==> inputs of run A <==
==> flow/design.v (excerpt) <==
module apb_top #(
    parameter DATA_WD = 8,
    parameter ADDR_WD = 8 
) (
    input                         clk,
    input                         rst_n,
    input [DATA_WD + ADDR_WD : 0] cmd_in,
    input                         cmd_vld,
    output                        cmd_rdy,
    output                        read_vld,
    output [DATA_WD - 1 : 0]      read_data
);
export LEC_CHECK = 0
export ABC_AREA = 1
export CAP_MARGIN = 20
export CORE_MARGIN = 2
export CORE_UTILIZATION = 40
export HOLD_SLACK_MARGIN = 0.24
export SLEW_MARGIN = 20
create_clock -name core_clock -period 6.0 [get_ports {clk}]
run.sh (not shown) runs the stock make flow with config.mk's settings and CLKGATE_MAP_FILE=.
==> inputs of run H, as changes to run A <==
- ABC_AREA: 1 -> 0
- CAP_MARGIN: 20 -> 10
- CORE_UTILIZATION: 40 -> 72
- CTS_CLUSTER_DIAMETER: unset -> 352
- HOLD_SLACK_MARGIN: 0.24 -> unset
- SETUP_SLACK_MARGIN: unset -> 0.85
- TNS_END_PERCENT: unset -> 5
==> flow/constraint.sdc (replaced) <==
create_clock -name core_clock -period 3.36 [get_ports {clk}]
set_input_delay 0.6720 -clock core_clock [delete_from_list [all_inputs] [get_ports {clk}]]
set_output_delay 0.6720 -clock core_clock [all_outputs]
set_load 0.01 [all_outputs]
==> inputs of run Z, as changes to run A <==
- ABC_AREA: 1 -> unset
- CORE_UTILIZATION: 40 -> 45
- HOLD_SLACK_MARGIN: 0.24 -> unset
- PLACE_DENSITY: unset -> 0.6
- SETUP_SLACK_MARGIN: unset -> -0.4
==> flow/constraint.sdc (replaced) <==
create_clock -name core_clock -period 5.96 [get_ports {clk}]
set_input_delay 1.1920 -clock core_clock [delete_from_list [all_inputs] [get_ports {clk}]]
set_output_delay 1.1920 -clock core_clock [all_outputs]
set_load 0.01 [all_outputs]
==> qor summary <==
Post-cts sizing count: run H -; run A 2; run Z 4
Area fraction in compound gates: run H 3.64%; run A 1.20%; run Z 3.64%
CP startpoint: run H -; run A u_apb_master.r_cmd_in[9]$_DFFE_PN0P_; run Z u_apb_master.r_cmd_in[9]$_DFFE_PN0P_
Average routed wire per standard cell: run H -; run A 21.3 µm; run Z 30.8 µm
Total CTS buffers: run H -; run A 211; run Z 204
Outcome: run H stopped before the end; run A complete, no violations; run Z finished with violations
Stage where the flow stopped: run H clock tree synthesis (4_1_cts); run A -; run Z -
Violated checks: run H -; run A -; run Z negative setup slack
Post-layout total power: run H -; run A 33300 µW; run Z 31600 µW
Hold Crit Endpoint: run H -; run A u_apb_slave.state[0]$_DFF_PN1_; run Z u_apb_slave.state[0]$_DFF_PN1_
Number of well taps: run H -; run A 2821; run Z 2325
Repair and plain buffers: run H -; run A 160; run Z 171
Hpwl dp: run H 118 mm; run A 133 mm; run Z 110 mm
Total length of routed wires: run H -; run A 235 mm; run Z 192 mm
Summed standard-cell area reported by yosys: run H 79000 µm²; run A 85300 µm²; run Z 79000 µm²
Via-per-instance ratio: run H -; run A 5.14; run Z 6.02
Met1 routing resource usage after global routing: run H -; run A 29.6%; run Z 30.4%
Global-route wire length before repair: run H -; run A 351 mm; run Z 275 mm
Total setup violations reported at the end of the flow: run H -; run A 0; run Z 7
Capture instance of the worst register-to-register path: run H -; run A u_apb_slave.mem[189][4]$_DFFE_PP_; run Z u_apb_slave.mem[142][2]$_DFFE_PP_
Total tool warning count: run H -; run A 66; run Z 51
Post-synthesis net count: run H 3594; run A 8081; run Z 3594
Iter 0 DRT Violations: run H -; run A 6189; run Z 4367
Category of the worst setup path capture point: run H -; run A output port; run Z output port

* * *

==> trial 3 <==
==> flow/design.v <==
module apb_master #(
    parameter DATA_WD = 8,
    parameter ADDR_WD = 8
) (
    input                         clk,
    input                         rst_n,
    input [DATA_WD + ADDR_WD : 0] cmd_in,
    input                         cmd_vld,
    input [DATA_WD - 1 : 0]       prdata,
    input                         pready,
    output                        cmd_rdy,
    output                        psel,
    output                        penable,
    output                        pwrite,
    output [ADDR_WD - 1 : 0]      paddr,
    output [DATA_WD - 1 : 0]      pwdata,
    output                        read_vld,
    output [DATA_WD - 1 : 0]      read_data
);
localparam [1:0] IDLE = 2'b00;
localparam [1:0] SETUP = 2'b01;
localparam [1:0] ACCESS = 2'b11;
reg [1:0] state,next_state;
reg r_psel,r_penable;
assign psel = r_psel;
assign penable = r_penable;
reg [DATA_WD + ADDR_WD : 0] r_cmd_in;
wire cmd_fire;
assign cmd_fire = cmd_vld && cmd_rdy;
assign cmd_rdy = state == IDLE;
always @(posedge clk or negedge rst_n) begin
    if(!rst_n) begin
        state <= IDLE;
    end
    else begin
        state <= next_state;
    end
end
always @(*) begin
    case(state)
        IDLE: begin
            if(cmd_fire) begin
                next_state = SETUP;
            end
            else begin
                next_state = IDLE;
            end
        end
        SETUP: begin
            next_state = ACCESS;
        end
        ACCESS: begin
            if(pready) begin
                next_state = IDLE;
            end
            else begin
                next_state = ACCESS;
            end
        end
        default: begin
            next_state = IDLE;
        end
    endcase
end
always @(*) begin
    r_psel = 'b0;
    r_penable = 'b0;
    case(state)
        IDLE: begin
        end
        SETUP: begin
            r_psel = 1'b1;
        end
        ACCESS: begin
            r_psel = 1'b1;
            r_penable = 1'b1;
        end
        default: begin
        end
    endcase
end
always @(posedge clk or negedge rst_n) begin
    if(!rst_n) begin
        r_cmd_in <= 'b0;
    end
    else if(cmd_fire) begin
        r_cmd_in <= cmd_in;
    end
end
assign paddr  = r_cmd_in[DATA_WD + ADDR_WD - 1 : DATA_WD];
assign pwdata = r_cmd_in[DATA_WD - 1 : 0];
assign pwrite = r_cmd_in[DATA_WD + ADDR_WD];
assign read_data = prdata;
assign read_vld = ~pwrite && pready;
endmodule
module apb_slave #(
    parameter DATA_WD = 8,
    parameter ADDR_WD = 8 
) (
    input                    clk,
    input                    rst_n,
    input                    psel,
    input                    penable,
    input                    pwrite,
    input  [ADDR_WD - 1 : 0] paddr,
    input  [DATA_WD - 1 : 0] pwdata,
    output [DATA_WD - 1 : 0] prdata,
    output                   pready
);
localparam ADDR_MAX = (1 << ADDR_WD);
reg [DATA_WD - 1 : 0] mem [ADDR_MAX - 1 : 0];
localparam [1:0] IDLE = 2'b00;
localparam [1:0] SETUP = 2'b01;
localparam [1:0] ACCESS = 2'b11; 
reg [1:0] state,next_state;
wire apb_fire;
assign apb_fire = psel && penable && pready;
always @(posedge clk or negedge rst_n) begin
    if(!rst_n) begin
        state <= IDLE;
    end
    else begin
        state <= next_state;
    end
end
always @(*) begin
    case(state) 
        IDLE: begin
            if(psel) begin
                next_state = SETUP;
            end
            else begin
                next_state = IDLE;
            end
        end
        SETUP: begin
            next_state = ACCESS;
        end
        ACCESS: begin
            if(!pready) begin
                next_state = ACCESS;
            end
            else if(psel) begin
                next_state = SETUP;
            end
            else begin
                next_state = IDLE;
            end
        end
        default: begin
            next_state = IDLE;
        end
    endcase
end
reg r_pready;
assign pready = r_pready;
always @(*) begin
    case(state)
        IDLE: begin
            r_pready = 1'b0;            
        end 
        SETUP: begin
            r_pready = 1'b0;            
        end
        ACCESS: begin
            if(psel && penable) begin
                r_pready = 1'b1;
            end
            else begin
                r_pready = 1'b0;
            end
        end
        default: begin
            r_pready = 1'b0;
        end
    endcase
end
always @(posedge clk) begin
    if(apb_fire && pwrite) begin
        mem[paddr] <= pwdata;
    end
end
assign prdata = mem[paddr];
endmodule
module apb_top #(
    parameter DATA_WD = 8,
    parameter ADDR_WD = 8 
) (
    input                         clk,
    input                         rst_n,
    input [DATA_WD + ADDR_WD : 0] cmd_in,
    input                         cmd_vld,
    output                        cmd_rdy,
    output                        read_vld,
    output [DATA_WD - 1 : 0]      read_data
);
    wire psel,penable,pwrite,pready;
    wire [DATA_WD - 1 : 0] pwdata;
    wire [ADDR_WD - 1 : 0] paddr;
    wire [DATA_WD - 1 : 0] prdata;
   apb_master  #(
              .DATA_WD(DATA_WD),
              .ADDR_WD(ADDR_WD)
            )u_apb_master(
              .clk(clk),
              .rst_n(rst_n),
              .cmd_in(cmd_in),
              .cmd_vld(cmd_vld),
              .prdata(prdata),
              .pready(pready),
              .cmd_rdy(cmd_rdy),
              .psel(psel),
              .penable(penable),
              .pwrite(pwrite),
              .paddr(paddr),
              .pwdata(pwdata),
              .read_vld(read_vld),
              .read_data(read_data)
            );
   apb_slave  #(
             .DATA_WD(DATA_WD),
             .ADDR_WD(ADDR_WD)
           )u_apb_slave(
             .clk(clk),
             .rst_n(rst_n),
             .psel(psel),
             .penable(penable),
             .pwrite(pwrite),
             .paddr(paddr),
             .pwdata(pwdata),
             .prdata(prdata),
             .pready(pready)
           );
endmodule
==> flow/run.sh <==
#!/bin/bash
# the make line also repeats each setting of config.mk as NAME=value (left out here)
make -C /OpenROAD-flow-scripts/flow DESIGN_CONFIG=/design/flow/config.mk WORK_HOME=/design/flow/orfs CLKGATE_MAP_FILE= finish
==> flow/config.mk <==
export PLATFORM = sky130hd
export DESIGN_NAME = apb_top
export DESIGN_NICKNAME = apb_top
export VERILOG_FILES = /design/flow/design.v
export SDC_FILE = /design/flow/constraint.sdc
export NUM_CORES = 4
export LEC_CHECK = 0
export ABC_AREA = 1
export CAP_MARGIN = 15
export CORE_ASPECT_RATIO = 0.98
export CORE_MARGIN = 2
export CORE_UTILIZATION = 72
export CTS_CLUSTER_DIAMETER = 28
export CTS_CLUSTER_SIZE = 75
export GPL_ROUTABILITY_DRIVEN = 0
export GPL_TIMING_DRIVEN = 1
export MAX_ROUTING_LAYER = met5
export PLACE_DENSITY_LB_ADDON = 0.01
export SETUP_SLACK_MARGIN = 1.05
export SLEW_MARGIN = 20
==> flow/constraint.sdc <==
create_clock -name core_clock -period 3.59 [get_ports {clk}]
set_input_delay 0.7180 -clock core_clock [delete_from_list [all_inputs] [get_ports {clk}]]
set_output_delay 0.7180 -clock core_clock [all_outputs]
set_load 0.01 [all_outputs]
==> build 88 (differences from trial 3) <==
Settings changed: ABC_AREA 1 to not set, CAP_MARGIN 15 to 20, CORE_ASPECT_RATIO 0.98 to not set, CORE_UTILIZATION 72 to 70, CTS_CLUSTER_DIAMETER 28 to not set, CTS_CLUSTER_SIZE 75 to 53, GPL_ROUTABILITY_DRIVEN 0 to not set, GPL_TIMING_DRIVEN 1 to not set, MAX_ROUTING_LAYER met5 to not set, PLACE_DENSITY set to 0.6, PLACE_DENSITY_LB_ADDON 0.01 to not set, SETUP_SLACK_MARGIN 1.05 to not set.
==> flow/constraint.sdc (replaced) <==
create_clock -name core_clock -period 4.78 [get_ports {clk}]
set_input_delay 0.9560 -clock core_clock [delete_from_list [all_inputs] [get_ports {clk}]]
set_output_delay 0.9560 -clock core_clock [all_outputs]
set_load 0.01 [all_outputs]
==> build 35 (differences from trial 3) <==
Settings changed: ABC_AREA 1 to not set, CAP_MARGIN 15 to 20, CORE_ASPECT_RATIO 0.98 to not set, CTS_CLUSTER_DIAMETER 28 to not set, CTS_CLUSTER_SIZE 75 to not set, GPL_ROUTABILITY_DRIVEN 0 to not set, GPL_TIMING_DRIVEN 1 to not set, MAX_ROUTING_LAYER met5 to not set, PLACE_DENSITY set to 0.95, PLACE_DENSITY_LB_ADDON 0.01 to not set, SETUP_SLACK_MARGIN 1.05 to not set.
==> flow/constraint.sdc (replaced) <==
create_clock -name core_clock -period 3.73 [get_ports {clk}]
set_input_delay 0.7460 -clock core_clock [delete_from_list [all_inputs] [get_ports {clk}]]
set_output_delay 0.7460 -clock core_clock [all_outputs]
set_load 0.01 [all_outputs]
==> comparison table <==
Mapped Nets: build 88 3594; trial 3 8081; build 35 3594
Worst voltage drop across the vdd grid: build 88 479.8 µV; trial 3 617.0 µV; build 35 -
Die extent in y: build 88 339.9 µm; trial 3 344.8 µm; build 35 335.2 µm
Met2 wirelength from detailed routing: build 88 98220 µm; trial 3 130500 µm; build 35 -
End point of the critical path: build 88 read_data[6]; trial 3 read_data[0]; build 35 -
Top routing layer in use: build 88 met5; trial 3 met5; build 35 -
Worst path arrival time: build 88 4140 ps; trial 3 4090 ps; build 35 -
Count of nets after finishing: build 88 3893; trial 3 8559; build 35 -
Worst Tran Pin Value: build 88 1346 ps; trial 3 1173 ps; build 35 -
Outcome: build 88 failed layout checks; trial 3 failed layout checks; build 35 stopped before the end
Last stage reached: build 88 -; trial 3 -; build 35 5_1_grt
Reasons for failing layout checks: build 88 negative setup slack; trial 3 negative setup slack; build 35 -
Reg-to-reg setup timing slack: build 88 1120 ps; trial 3 190 ps; build 35 -
Power Density: build 88 440.5 nW/µm²; trial 3 694.4 nW/µm²; build 35 -
Post-Route WL: build 88 199800 µm; trial 3 291100 µm; build 35 -
Core ar.: build 88 112200 µm²; trial 3 118100 µm²; build 35 108900 µm²
Wl on met1: build 88 71510 µm; trial 3 90060 µm; build 35 -
Clock transition at the registers of the reported paths: build 88 60 ps; trial 3 50 ps; build 35 -
Synthesis-to-layout area growth: build 88 15.36%; trial 3 25.47%; build 35 -
Reg-to-reg critical path startpoint: build 88 u_apb_master.r_cmd_in[10]; trial 3 u_apb_master.r_cmd_in[15]; build 35 -
Post-route cell area: build 88 91080 µm²; trial 3 107100 µm²; build 35 -
Number of buffers created by CTS: build 88 194; trial 3 397; build 35 189
Portion of the layout cell area used by non-clock buffers: build 88 4.316%; trial 3 5.801%; build 35 -
Share of synthesized cell area in and, or, nand and nor gates: build 88 1.620%; trial 3 23.82%; build 35 1.620%
Clock group total power: build 88 15.1 mW; trial 3 37.2 mW; build 35 -
# fillers: build 88 5089; trial 3 4052; build 35 -
Final non-filler cell total: build 88 5535; trial 3 10448; build 35 -
Power is estimated from default activity; no workload was simulated.
